## digital_loc
module digital_loc(
    input key_a,
    input key_b,
    input key_c,
    input key_d,
    input reset,
	 input clk,
    output [6:0] postion_state,
	 output  [3:0] x,
	 output reg [1:0] Led2,
	 output  [3:0] selector,
	 output reg dot,
	 output S_CLK,
	 output LR_CLK,
	 output M_CLK,
	 output  Sin
    );
	  wire tick;
	 reg [3:0] min2; reg[3:0] min1; reg[2:0] H1; reg [3:0] H2;
	 reg [3:0] A_min2; reg [3:0] A_min1; reg [1:0] A_H1; reg [3:0] A_H2;
	 reg [5:0] sec;
	 ClockDivider twohundredHZ(clk, tick, reset);
	 wire tempa, tempb, tempc, tempd;
	 Debouncing a(key_a,clk,tick,reset,tempa),
					b(key_b,clk,tick,reset,tempb),
					c(key_c,clk,tick,reset,tempc),
					d(key_d,clk,tick,reset,tempd);
	 wire tempAA,tempBB,tempCC,tempDD;
	Rising_Edge_Detector		AA(tempa,clk,tick,reset,tempAA),
									BB(tempb,clk,tick,reset,tempBB),
									CC(tempc,clk,tick,reset,tempCC),
									DD(tempd,clk,tick,reset,tempDD);
integer interal_counter;
reg alarm_sound;
reg [20:0] old_value;
reg condition_alarm;
 reg [3:0] state, nextState;
parameter state_Clock=4'b0001        ,state_Adjust_min2= 4'b0010;
parameter state_Adjust_min1= 4'b0011 ,state_Adjust_H2= 4'b0100;
parameter state_Adjust_H1= 4'b0101   ,state_Adjust_Amin2= 4'b0110;
parameter state_Adjust_Amin1= 4'b0111,state_Adjust_AH2= 4'b1000;
parameter state_Adjust_AH1= 4'b1001  ,state_Pause=4'b1010;
parameter state_Stop_A= 4'b1011      , state_Adjust_X=4'b1111;
assign x = state;
always @(*)
	condition_alarm = (state == state_Adjust_Amin2) || (state == state_Adjust_Amin1) ||
	                  (state == state_Adjust_AH2)   || (state == state_Adjust_AH1);
always @ (*)
if(!tempAA && !tempBB   )
	nextState=state;
else
 case (state)
	state_Clock: begin if(tempAA) nextState = state_Adjust_min2;
	else if(tempBB) nextState =state_Pause;
	else  nextState = state_Clock; end
	state_Pause: begin if(tempBB) nextState=state_Clock;
	else nextState=state_Pause; end
	state_Adjust_min2: begin if(tempAA) nextState= state_Adjust_min1;
	else nextState= state_Clock; end
	state_Adjust_min1: begin if(tempAA) nextState= state_Adjust_H2;
	else nextState= state_Clock; end
	state_Adjust_H2: begin if(tempAA) nextState= state_Adjust_H1;
	else nextState= state_Clock; end
	state_Adjust_H1: begin if(tempAA) nextState= state_Adjust_Amin2;
  ...
export LEC_CHECK = 0
export ABC_AREA = 1
export CAP_MARGIN = 20
export CELL_PAD_IN_SITES_GLOBAL_PLACEMENT = 0
export CORE_MARGIN = 2
export CORE_UTILIZATION = 72
export CTS_CLUSTER_DIAMETER = 68
export GPL_TIMING_DRIVEN = 1
export HOLD_SLACK_MARGIN = 0.3
export MIN_ROUTING_LAYER = met1
export PLACE_DENSITY = 0.35
export SETUP_SLACK_MARGIN = 0.75
export SLEW_MARGIN = 20
create_clock -name core_clock -period 2.95 [get_ports {clk}]
run.sh (not shown) runs the stock make flow with config.mk's settings and CLKGATE_MAP_FILE=.
The first run ran to the end with violations: setup timing.
Change:
Settings changed: CELL_PAD_IN_SITES_GLOBAL_PLACEMENT 0 to default, CORE_UTILIZATION 72 to 70, CTS_CLUSTER_DIAMETER 68 to default, GPL_TIMING_DRIVEN 1 to default, HOLD_SLACK_MARGIN 0.3 to default, MIN_ROUTING_LAYER met1 to default, PLACE_DENSITY 0.35 to default, SETUP_SLACK_MARGIN 0.75 to default.
Clock period 2.95 ns to 3.21 ns, I/O delays scaled along.
Outcome: The new run passed the timing, DRC and antenna checks; hold slack degrades by 430 ps; global-route usage shrinks by 1.3 points; final area goes down by 5.7%.
Change:
Settings changed: CORE_ASPECT_RATIO from default to 0.69, CORE_UTILIZATION 70 to 72, CTS_CLUSTER_SIZE from default to 12.
Clock period 3.21 ns to 2.97 ns, I/O delays scaled along.
What happened: Clock skew stays flat. Global-route usage came out higher by 3.6 points. Combinational power increases by about 20%. Register-to-register slack is worse by 50 ps. Total power is lower by 1.3%. Die size goes down by about 2.6%. Flip-flop count stays the same. Wire length increases by 7.0%. Worst setup slack hardly moves. Clock-buffer cell count does not change. Via count grows by about 2.6%.
Change:
Settings changed: ABC_AREA 1 to default, CORE_ASPECT_RATIO 0.69 to default, CORE_UTILIZATION 72 to 29, CTS_CLUSTER_SIZE 12 to default.
Clock period 2.97 ns to 5.3 ns, I/O delays scaled along.
What happened: Register-to-register slack gets better by 1600 ps; power drops by well over a third; first-iteration DRC count shrinks by well over a third; non-clock buffer count drops by 66; worst hold slack improved by 400 ps; area after synthesis came out lower by a little under a tenth; clock-buffer cell count is unchanged; die area increases by well over a third; final area came out lower by a little under a tenth; worst setup slack improved by 930 ps.
Change:
Settings changed: CORE_UTILIZATION 29 to 56.
Clock period 5.3 ns to 5.35 ns, I/O delays scaled along.
Result: The changed run ran to the end with no violations. Combinational power came out lower by about 2%. Clock power falls by about 4%. Non-clock buffer count does not change. Setup slack gains 21 ps.
Change:
Settings changed: CORE_UTILIZATION 56 to 69, PLACE_DENSITY from default to 0.39.
Clock period 5.35 ns to 7.13 ns, I/O delays scaled along.
What happened: First-iteration DRC count grows by about 24%; power shrinks by 22%; cell count shrinks by 4.3%; worst hold slack gets better by 22 ps; via count grows by 0.93%; clock power shrinks by 19%; die area shrinks by about 18%; clock skew is about the same.
Power is estimated from default activity; no workload was simulated.
